onyx:
## ALU_TOP
module ALU_TOP #(parameter wid =16,parameter MB=32)   
  (
   input  wire [wid-1:0] A,
   input  wire [wid-1:0] B,
   input  wire [3:0]     alu_fun,
   input  wire           clk,
   input  wire           rest,
   output wire  [wid-1:0]  ari_out,   
   output wire            carry_out,
   output wire            ari_flag,
   output wire  [wid-1:0] log_out,
   output wire            log_flag,
   output wire  [wid-1:0] cmp_out,
   output wire            cmp_flag,
   output wire  [wid-1:0] shift_out,
   output wire            shift_flag
   );
export LEC_CHECK = 0
export ABC_AREA = 1
export CAP_MARGIN = 20
export CORE_MARGIN = 2
export CORE_UTILIZATION = 72
export CTS_CLUSTER_SIZE = 72
export PLACE_DENSITY = 0.64
export SETUP_SLACK_MARGIN = -0.67
export SLEW_MARGIN = 20
create_clock -name core_clock -period 8.61 [get_ports {clk}]
run.sh (not shown) runs the stock make flow with config.mk's settings and CLKGATE_MAP_FILE=.
onyx | ERROR | clock tree synthesis
#### Input delta (pepper over onyx)
Settings: SETUP_SLACK_MARGIN: -0.67 -> unset; CTS_CLUSTER_SIZE: 72 -> unset; PLACE_DENSITY: 0.64 -> unset; ABC_AREA: 1 -> unset; CORE_UTILIZATION: 72 -> 58; TNS_END_PERCENT: unset -> 5; the clock period (ns, I/O delays scaled along): 8.61 -> 29.4.
Notes after the runs:
pepper ran in full, but the layout does not pass; the checks complain about negative setup slack.
Measured against pepper, the die size of onyx comes out at 0.833 times the reference value.
In the tables for onyx and pepper, basic-gate share of the synthesized area counting and, or, nand and nor cells reads higher with onyx.
Across both runs, pre-placement core utilization was lower for pepper than for onyx.
Re count of state elements after synthesis: no difference whatsoever between onyx and pepper.
## Diff of input files: sierra against pepper
Settings: an added ABC_AREA of 1; a change of CORE_UTILIZATION from 58 to 56; a change of TNS_END_PERCENT from 5 to 10; a change of the clock period (ns, I/O delays scaled along) from 29.4 to 19.1.
Findings:
Every stage of sierra finished as expected; the final checks, on the other hand, flagged negative setup slack, which means the layout fails.
sierra vs pepper — cell area rose 0.0017 sq mm.
Vias: sierra more than pepper
sierra against pepper: area after synthesis shows an increase of 430 sq um; simple logic cell fraction of the synthesized area shows an increase of 11 points; global-route usage shows a reduction of 2.4 points; chip area line of the yosys report shows an increase of 430 sq um.
The final number of setup-violating endpoints number comes out higher for sierra vs pepper.
For willow, these inputs were changed with respect to sierra:
Settings: CORE_UTILIZATION: 56 -> 71; TNS_END_PERCENT: 10 -> unset; PLACE_DENSITY: unset -> 0.39; the clock period (ns, I/O delays scaled along): 19.1 -> 15.2.
Findings:
The remaining runs in sierra and willow completed every stage, whereas willow halted early. Tool error DPL-0038 stopped willow during clock tree synthesis; no final results. Arithmetic-cell share of the synthesized area counting full adders, half adders and majority gates delta (sierra -> willow): insignificant. Sort willow and sierra by standard-cell row count, descending, and sierra comes first. The die span in x reported for willow is smaller than that of sierra by about 11%. Side by side, starting utilization of the core area turned out higher in willow than in sierra. Final RePlAce weighted congestion of willow exceeds that of sierra by more than 10%. Post-synthesis sequential area ratio essentially unchanged between willow and sierra. On synthesized netlist cell count, willow and sierra are basically level.

========
Setup of violet:
Starting RTL as in the previous note.
make LEC_CHECK=0 ABC_AREA=1 CAP_MARGIN=20 CORE_MARGIN=2 CORE_UTILIZATION=69 CTS_CLUSTER_DIAMETER=231 CTS_CLUSTER_SIZE=100 PLACE_DENSITY=0.43 SLEW_MARGIN=20 finish   # period 25.7 ns
violet: it failed during 5_1_grt, and the tool reported DPL-0038.
Input-level comparison between xenon and violet:
- PLACE_DENSITY changed from 0.43 to 0.39
- CORE_UTILIZATION changed from 69 to 71
- ABC_AREA removed (was 1)
- CTS_CLUSTER_DIAMETER changed from 231 to 400
- the clock period (ns, I/O delays scaled along) changed from 25.7 to 15.4
--- outcome ---
- In the summary table, xenon is marked failed, with error DPL-0038 raised in 4_1_cts.
- Going from violet to xenon, die area shrank by 5.4%; post-synthesis cell area shrank by 430 um2.
- Comparing and-or/or-and share of the synthesized area for violet and xenon, the bigger number came from xenon.
The inputs of tundra differ from those of xenon as listed below.
- CTS_CLUSTER_DIAMETER: 400 -> unset
- CORE_UTILIZATION: 71 -> 40
- PLACE_DENSITY: 0.39 -> unset
- CTS_CLUSTER_SIZE: 100 -> unset
- the clock period (ns, I/O delays scaled along): 15.4 -> 34.2
--- outcome ---
tundra completed; timing, DRC and antenna clean
tundra against xenon: placement-stage worst setup slack rose by 12.53 ns; number of instances in the synthesized netlist essentially unchanged.
tundra has standard-cell row count above what xenon had.
tundra vs. xenon: standard cell area after detailed placement now sits lower, share of the core filled by cells before placement now sits lower, overall die area now sits higher.
When tundra is measured against xenon, its final weighted congestion in routability-driven placement turns out 10% lower.
When tundra is measured against xenon, its horizontal die dimension turns out 32% higher.
What tundra reported for post-placement cell count has to be multiplied by 1.07 to get the figure for xenon.
[inputs] zinc vs tundra
- an added SETUP_SLACK_MARGIN of -2.0
- a change of CORE_UTILIZATION from 40 to 66
- a change of the clock period (ns, I/O delays scaled along) from 34.2 to 29.8
Findings:
- Completing all stages was not enough for zinc: its layout failed the final checks because of setup timing.
- Measured against each other, tundra and zinc differ in number of setup violations in the final report, the lower figure coming from tundra.
- Against tundra, final routed wirelength across all metal layers in zinc came out worse.
- Taking tundra as the reference, in zinc met2 wire length has decreased; number of tap cells added at floorplan has decreased; all-layer global routing usage has increased.
